==> run A <==
==> flow/design.v <==
module a23_multiply (
input                       i_clk,
input                       i_rst,           
input                       i_fetch_stall,
input       [31:0]          i_a_in,          
input       [31:0]          i_b_in,          
input       [1:0]           i_function,
input                       i_execute,
output      [31:0]          o_out,
output      [1:0]           o_flags,         
output reg                  o_done           
);
wire        enable;
wire        accumulate;
wire [33:0] multiplier;
wire [33:0] multiplier_bar;
wire [33:0] sum;
wire [33:0] sum34_b;
reg  [5:0]  count;
reg  [5:0]  count_nxt;
reg  [67:0] product;
reg  [67:0] product_nxt;
reg  [1:0]  flags_nxt;
wire [32:0] sum_acc1;            
assign enable         = i_function[0];
assign accumulate     = i_function[1];
assign multiplier     =  { 2'd0, i_a_in} ;
assign multiplier_bar = ~{ 2'd0, i_a_in} + 34'd1 ;
assign sum34_b        =  product[1:0] == 2'b01 ? multiplier     :
                         product[1:0] == 2'b10 ? multiplier_bar :
                                                 34'd0          ;
    assign sum =  product[67:34] + sum34_b;
    assign sum_acc1 = {1'd0, product[32:1]} + {1'd0, i_a_in};
always @*
    begin
    count_nxt           = count;
    product_nxt         = product;
    flags_nxt   = { product[32], product[32:1] == 32'd0 }; 
    if ( count == 6'd0 )
        product_nxt = {33'd0, 1'd0, i_b_in, 1'd0 } ;
    else if ( count <= 6'd33 )
        product_nxt = { sum[33], sum, product[33:1]} ;
    else if ( count == 6'd34 && accumulate )
        begin
        product_nxt         = { product[64:33], sum_acc1[31:0], 1'd0};  
        end
    if (count == 6'd0)   
        count_nxt   = enable ? 6'd1 : 6'd0;
    else if ((count == 6'd34 && !accumulate) ||   
             (count == 6'd35 &&  accumulate)  )   
        count_nxt   = 6'd0;
    else
        count_nxt   = count + 1'd1;
    end
always @ ( posedge i_clk )
    if ( i_rst )
        begin
        count           <= 6'd0;
        o_done          <= 1'd0;
        end
    else if ( !i_fetch_stall )
        begin
        count           <= i_execute ? count_nxt          : count;           
        product         <= i_execute ? product_nxt        : product;        
        o_done          <= i_execute ? count == 6'd31     : o_done;          
        end
assign o_out   = product[32:1]; 
assign o_flags = flags_nxt;
endmodule
module amber_mul (
input                       i_clk,
input                       i_rst,           
input                       i_start,
input                       i_accumulate,    
input       [31:0]          i_a,             
input       [31:0]          i_b,             
input       [31:0]          i_c,             
output                      o_ready,
output                      o_done,
output      [31:0]          o_result,
output      [1:0]           o_flags          
);
reg         busy;
reg         acc_q;
reg  [31:0] a_q;
reg  [31:0] c_q;
reg         done_d1;
reg         done_d2;
reg         done_d3;
wire        mult_done;
wire        take;
wire [31:0] mult_a;
wire [1:0]  mult_function;
assign take          = i_start && !busy;
assign o_ready       = !busy;
assign mult_a        = done_d2 ? c_q : a_q;
assign mult_function = busy ? { acc_q, 1'd0 } : { i_accumulate, take };
always @ ( posedge i_clk )
    if ( take )
        begin
        acc_q <= i_accumulate;
        a_q   <= i_a;
        c_q   <= i_c;
        end
always @ ( posedge i_clk )
    if ( i_rst )
        begin
        busy    <= 1'd0;
        done_d1 <= 1'd0;
        done_d2 <= 1'd0;
        done_d3 <= 1'd0;
        end
    else
        begin
        busy    <= take ? 1'd1 : ( o_done ? 1'd0 : busy );
        done_d1 <= mult_done;
        done_d2 <= done_d1;
        done_d3 <= done_d2 && acc_q;
        end
assign o_done = busy && ( acc_q ? done_d3 : done_d2 );
a23_multiply u_multiply (
    .i_clk          ( i_clk          ),
    .i_rst          ( i_rst          ),
    .i_fetch_stall  ( 1'd0           ),
    .i_a_in         ( mult_a         ),
    .i_b_in         ( i_b            ),
    .i_function     ( mult_function  ),
    .i_execute      ( 1'd1           ),
    .o_out          ( o_result       ),
    .o_flags        ( o_flags        ),
    .o_done         ( mult_done      )
);
endmodule
==> flow/run.sh <==
#!/bin/bash
# the make line also repeats each setting of config.mk as NAME=value (left out here)
make -C /OpenROAD-flow-scripts/flow DESIGN_CONFIG=/design/flow/config.mk WORK_HOME=/design/flow/orfs CLKGATE_MAP_FILE= finish
==> flow/config.mk <==
export PLATFORM = sky130hd
export DESIGN_NAME = amber_mul
export DESIGN_NICKNAME = amber_mul
export VERILOG_FILES = /design/flow/design.v
export SDC_FILE = /design/flow/constraint.sdc
export NUM_CORES = 4
export LEC_CHECK = 0
export ABC_AREA = 1
export CAP_MARGIN = 40
export CELL_PAD_IN_SITES_GLOBAL_PLACEMENT = 0
export CORE_ASPECT_RATIO = 1.09
export CORE_MARGIN = 10
export CORE_UTILIZATION = 53
export CTS_CLUSTER_DIAMETER = 59
export CTS_CLUSTER_SIZE = 23
export GPL_ROUTABILITY_DRIVEN = 0
export MAX_ROUTING_LAYER = met4
export SLEW_MARGIN = 20
==> flow/constraint.sdc <==
create_clock -name core_clock -period 3.95 [get_ports {i_clk}]
set_input_delay 0.7900 -clock core_clock [delete_from_list [all_inputs] [get_ports {i_clk}]]
set_output_delay 0.7900 -clock core_clock [all_outputs]
set_load 0.01 [all_outputs]
==> run C: changes against run A <==
- ABC_AREA: 1 -> not set
- CAP_MARGIN: 40 -> 35
- CELL_PAD_IN_SITES_GLOBAL_PLACEMENT: 0 -> not set
- CORE_ASPECT_RATIO: 1.09 -> not set
- CORE_MARGIN: 10 -> 2
- CORE_UTILIZATION: 53 -> 66
- CTS_CLUSTER_DIAMETER: 59 -> not set
- CTS_CLUSTER_SIZE: 23 -> not set
- GPL_ROUTABILITY_DRIVEN: 0 -> not set
- MAX_ROUTING_LAYER: met4 -> not set
- PLACE_DENSITY: not set -> 0.6
- SETUP_SLACK_MARGIN: not set -> -0.25
==> flow/constraint.sdc (replaced) <==
create_clock -name core_clock -period 4.07 [get_ports {i_clk}]
set_input_delay 0.8140 -clock core_clock [delete_from_list [all_inputs] [get_ports {i_clk}]]
set_output_delay 0.8140 -clock core_clock [all_outputs]
set_load 0.01 [all_outputs]
==> run R: changes against run A <==
- ABC_AREA: 1 -> not set
- CAP_MARGIN: 40 -> 20
- CELL_PAD_IN_SITES_GLOBAL_PLACEMENT: 0 -> not set
- CORE_ASPECT_RATIO: 1.09 -> not set
- CORE_MARGIN: 10 -> 2
- CORE_UTILIZATION: 53 -> 72
- CTS_CLUSTER_DIAMETER: 59 -> not set
- CTS_CLUSTER_SIZE: 23 -> 33
- GPL_ROUTABILITY_DRIVEN: 0 -> not set
- MAX_ROUTING_LAYER: met4 -> not set
- PLACE_DENSITY: not set -> 0.66
==> flow/constraint.sdc (replaced) <==
create_clock -name core_clock -period 4.07 [get_ports {i_clk}]
set_input_delay 0.8140 -clock core_clock [delete_from_list [all_inputs] [get_ports {i_clk}]]
set_output_delay 0.8140 -clock core_clock [all_outputs]
set_load 0.01 [all_outputs]
==> run P: changes against run A <==
- ABC_AREA: 1 -> not set
- CAP_MARGIN: 40 -> 20
- CELL_PAD_IN_SITES_GLOBAL_PLACEMENT: 0 -> not set
- CORE_ASPECT_RATIO: 1.09 -> not set
- CORE_MARGIN: 10 -> 2
- CORE_UTILIZATION: 53 -> 40
- CTS_CLUSTER_DIAMETER: 59 -> not set
- CTS_CLUSTER_SIZE: 23 -> not set
- GPL_ROUTABILITY_DRIVEN: 0 -> not set
- GPL_TIMING_DRIVEN: not set -> 0
- MAX_ROUTING_LAYER: met4 -> not set
- PLACE_DENSITY_LB_ADDON: not set -> 0.23
- SETUP_SLACK_MARGIN: not set -> 0.35
==> flow/constraint.sdc (replaced) <==
create_clock -name core_clock -period 5.0 [get_ports {i_clk}]
set_input_delay 1.0000 -clock core_clock [delete_from_list [all_inputs] [get_ports {i_clk}]]
set_output_delay 1.0000 -clock core_clock [all_outputs]
set_load 0.01 [all_outputs]
==> results <==
Run P completed and failed the layout checks on setup timing. Run A ran to the end with no violations. Run C reached the layout checks and failed them: setup timing. Run R did not get past clock tree synthesis.
Against run C, the clock-buffer cell count of run P is higher by 6.
Clock power, lowest first: run P, run A, run C.
Total power, lowest first: run P, run A, run C.
The lowest non-clock buffer count belongs to run A, the highest to run C.
Synthesized cell count: run A is larger than run R (about 47%).
Critical path depth, highest first: run P, run A, run C.
Against run R, the synthesized area of run A is higher by about 8%.
The lowest routed wire length belongs to run P, the highest to run C.

========
==> 07-25 <==
Starts from the design.v that is shown in full above.
clock: 3.78 ns
lec_check: 0
abc_area: 1
cap_margin: 20
core_margin: 2
core_utilization: 68
cts_cluster_diameter: 376
cts_cluster_size: 96
place_density: 0.6
slew_margin: 20
run.sh (not shown) runs the stock make flow with config.mk's settings and CLKGATE_MAP_FILE=.
==> inputs of 09-17, as changes to 07-25 <==
ABC_AREA = 0   (was 1)
CORE_UTILIZATION = 72   (was 68)
CTS_CLUSTER_DIAMETER = 397   (was 376)
CTS_CLUSTER_SIZE = 99   (was 96)
SETUP_SLACK_MARGIN = 0.14   (was default)
==> flow/constraint.sdc (replaced) <==
create_clock -name core_clock -period 1.34 [get_ports {i_clk}]
set_input_delay 0.2680 -clock core_clock [delete_from_list [all_inputs] [get_ports {i_clk}]]
set_output_delay 0.2680 -clock core_clock [all_outputs]
set_load 0.01 [all_outputs]
==> comparison <==
- 07-25 completed and failed the layout checks on setup timing. 09-17 did not get past detailed placement (3_5_place_dp) (DPL-0038).
- Of 09-17 and 07-25, 07-25 has the higher synthesized cell count (gap about 32%, measured against 07-25).
- In 09-17 the die area is lower than in 07-25, by 13%.
- Between 07-25 and 09-17, the lower area after synthesis is in 09-17 (gap 8.5%, measured against 09-17).

========
==> build 1: inputs <==
// amber_mul: RTL as listed in full above, without the edits since
==> flow/config.mk <==
export PLATFORM = sky130hd
export DESIGN_NAME = amber_mul
export DESIGN_NICKNAME = amber_mul
export VERILOG_FILES = /design/flow/design.v
export SDC_FILE = /design/flow/constraint.sdc
export NUM_CORES = 4
export LEC_CHECK = 0
export CAP_MARGIN = 20
export CORE_MARGIN = 2
export CORE_UTILIZATION = 66
export PLACE_DENSITY = 0.6
export SLEW_MARGIN = 20
==> flow/constraint.sdc <==
create_clock -name core_clock -period 4.07 [get_ports {i_clk}]
set_input_delay 0.8140 -clock core_clock [delete_from_list [all_inputs] [get_ports {i_clk}]]
set_output_delay 0.8140 -clock core_clock [all_outputs]
set_load 0.01 [all_outputs]
==> trial 47: changes against build 1 <==
--- a/flow/config.mk
+++ b/flow/config.mk
@@ -9,4 +9,3 @@
 export CORE_MARGIN = 2
-export CORE_UTILIZATION = 66
-export PLACE_DENSITY = 0.6
+export CORE_UTILIZATION = 60
 export SLEW_MARGIN = 20
==> flow/constraint.sdc (replaced) <==
create_clock -name core_clock -period 2.71 [get_ports {i_clk}]
set_input_delay 0.5420 -clock core_clock [delete_from_list [all_inputs] [get_ports {i_clk}]]
set_output_delay 0.5420 -clock core_clock [all_outputs]
set_load 0.01 [all_outputs]
==> trial 6: changes against build 1 <==
--- a/flow/config.mk
+++ b/flow/config.mk
@@ -9,4 +9,4 @@
 export CORE_MARGIN = 2
-export CORE_UTILIZATION = 66
-export PLACE_DENSITY = 0.6
+export CORE_UTILIZATION = 71
+export PLACE_DENSITY = 0.81
 export SLEW_MARGIN = 20
==> flow/constraint.sdc (replaced) <==
create_clock -name core_clock -period 4.59 [get_ports {i_clk}]
set_input_delay 0.9180 -clock core_clock [delete_from_list [all_inputs] [get_ports {i_clk}]]
set_output_delay 0.9180 -clock core_clock [all_outputs]
set_load 0.01 [all_outputs]
==> build 34: changes against build 1 <==
--- a/flow/config.mk
+++ b/flow/config.mk
@@ -9,4 +9,7 @@
 export CORE_MARGIN = 2
-export CORE_UTILIZATION = 66
+export CORE_UTILIZATION = 40
+export CTS_CLUSTER_DIAMETER = 364
+export CTS_CLUSTER_SIZE = 91
 export PLACE_DENSITY = 0.6
 export SLEW_MARGIN = 20
+export TNS_END_PERCENT = 20
==> flow/constraint.sdc (replaced) <==
create_clock -name core_clock -period 5.0 [get_ports {i_clk}]
set_input_delay 1.0000 -clock core_clock [delete_from_list [all_inputs] [get_ports {i_clk}]]
set_output_delay 1.0000 -clock core_clock [all_outputs]
set_load 0.01 [all_outputs]
==> summary.txt <==
outcome: finished clean
met1 usage: 29.7%
Die Width: 164 um
DR WL/cell: 18.6 um
(the above is from build 34)
==> summary.txt <==
Final Worst Setup Slack: -0.191 ns
Power Density: 377 nW/um^2
final setup fails: 2
DR WL/cell: 25.1 um
Fail Reasons: setup timing
fin area: 12,700 sq um
outcome: complete, but fails checks
(the above is from trial 6)
==> summary.txt <==
outcome: complete, but fails checks
Final Worst Setup Slack: -2.30 ns
final setup fails: 61
Fail Reasons: setup timing
(the above is from trial 47)
==> summary.txt <==
Final Worst Setup Slack: -0.565 ns
final setup fails: 20
outcome: complete, but fails checks
Fail Reasons: setup timing
(the above is from build 1)

========
==> v20 <==
Starts from the design.v that is shown in full above.
==> flow/config.mk <==
export PLATFORM = sky130hd
export DESIGN_NAME = amber_mul
export DESIGN_NICKNAME = amber_mul
export VERILOG_FILES = /design/flow/design.v
export SDC_FILE = /design/flow/constraint.sdc
export NUM_CORES = 4
export LEC_CHECK = 0
export ABC_AREA = 1
export CAP_MARGIN = 20
export CELL_PAD_IN_SITES_DETAIL_PLACEMENT = 0
export CELL_PAD_IN_SITES_GLOBAL_PLACEMENT = 1
export CORE_MARGIN = 6
export CORE_UTILIZATION = 21
export CTS_CLUSTER_SIZE = 89
export GPL_ROUTABILITY_DRIVEN = 0
export GPL_TIMING_DRIVEN = 1
export HOLD_SLACK_MARGIN = 0.21
export MAX_ROUTING_LAYER = met4
export PLACE_DENSITY = 0.36
export SETUP_SLACK_MARGIN = -0.36
export SLEW_MARGIN = 30
export TNS_END_PERCENT = 35
==> flow/constraint.sdc <==
create_clock -name core_clock -period 5.22 [get_ports {i_clk}]
set_input_delay 1.0440 -clock core_clock [delete_from_list [all_inputs] [get_ports {i_clk}]]
set_output_delay 1.0440 -clock core_clock [all_outputs]
set_load 0.01 [all_outputs]
==> inputs of v4, as changes to v20 <==
- ABC_AREA: 1 -> default
- CELL_PAD_IN_SITES_DETAIL_PLACEMENT: 0 -> default
- CELL_PAD_IN_SITES_GLOBAL_PLACEMENT: 1 -> default
- CORE_MARGIN: 6 -> 2
- CORE_UTILIZATION: 21 -> 68
- CTS_CLUSTER_SIZE: 89 -> 35
- GPL_ROUTABILITY_DRIVEN: 0 -> default
- GPL_TIMING_DRIVEN: 1 -> default
- HOLD_SLACK_MARGIN: 0.21 -> default
- MAX_ROUTING_LAYER: met4 -> default
- PLACE_DENSITY: 0.36 -> default
- SETUP_SLACK_MARGIN: -0.36 -> default
- SLEW_MARGIN: 30 -> 20
- TNS_END_PERCENT: 35 -> default
==> flow/constraint.sdc (replaced) <==
create_clock -name core_clock -period 4.3 [get_ports {i_clk}]
set_input_delay 0.8600 -clock core_clock [delete_from_list [all_inputs] [get_ports {i_clk}]]
set_output_delay 0.8600 -clock core_clock [all_outputs]
set_load 0.01 [all_outputs]
==> qor summary <==
metric                                                                      v20                        v4
Critical path's largest stage delay                                      460 ps                    570 ps
Met2 WL                                                                 20.2 mm                   17.1 mm
Pin count of the biggest net entering global routing                         67                        38
Netlist area before placement                                        11100 um^2                10200 um^2
Signal buffers share of area                                              10.7%                     17.3%
Initial antenna violation count                                               2                         0
Worst vdd ir                                                           0.237 mV                  0.340 mV
WP data required                                                        5470 ps                   4460 ps
Transition time at the pin with the least slew margin                    866 ps                   1020 ps
Register fraction of the total cell area                                  30.8%                     31.2%
Sequential-cell power consumption                                       1.49 mW                   1.81 mW
Adder-Cell Fraction of Synth Area                                         8.16%                     8.85%
CTS-repair resized insts                                                      0                        27
Share of the synthesized area in the top cell type                        35.8%                     38.8%
Compound-cell area share of the yosys netlist                             12.7%                     19.5%
Pwr per Cell Area                                                   321 nW/um^2               390 nW/um^2
Number of cell instances after yosys synthesis                             1500                      1020
Area fraction of clock buffers and clock inverters                        4.30%                     4.45%
Highest-delay cell along the critical path             sky130_fd_sc_hd__dfxtp_1    sky130_fd_sc_hd__or4_4
Setup repair after global routing missed its margin                          no                       yes
Result of the run                              no timing/DRC/antenna violations  finished with violations
Reasons for failing layout checks                                             -              setup timing
Total wirelength of the detailed-routed design                          46.9 mm                   37.9 mm
Area of the core region                                              51700 um^2                14600 um^2
No activity file was given, so power comes from the tool's default toggle rates.
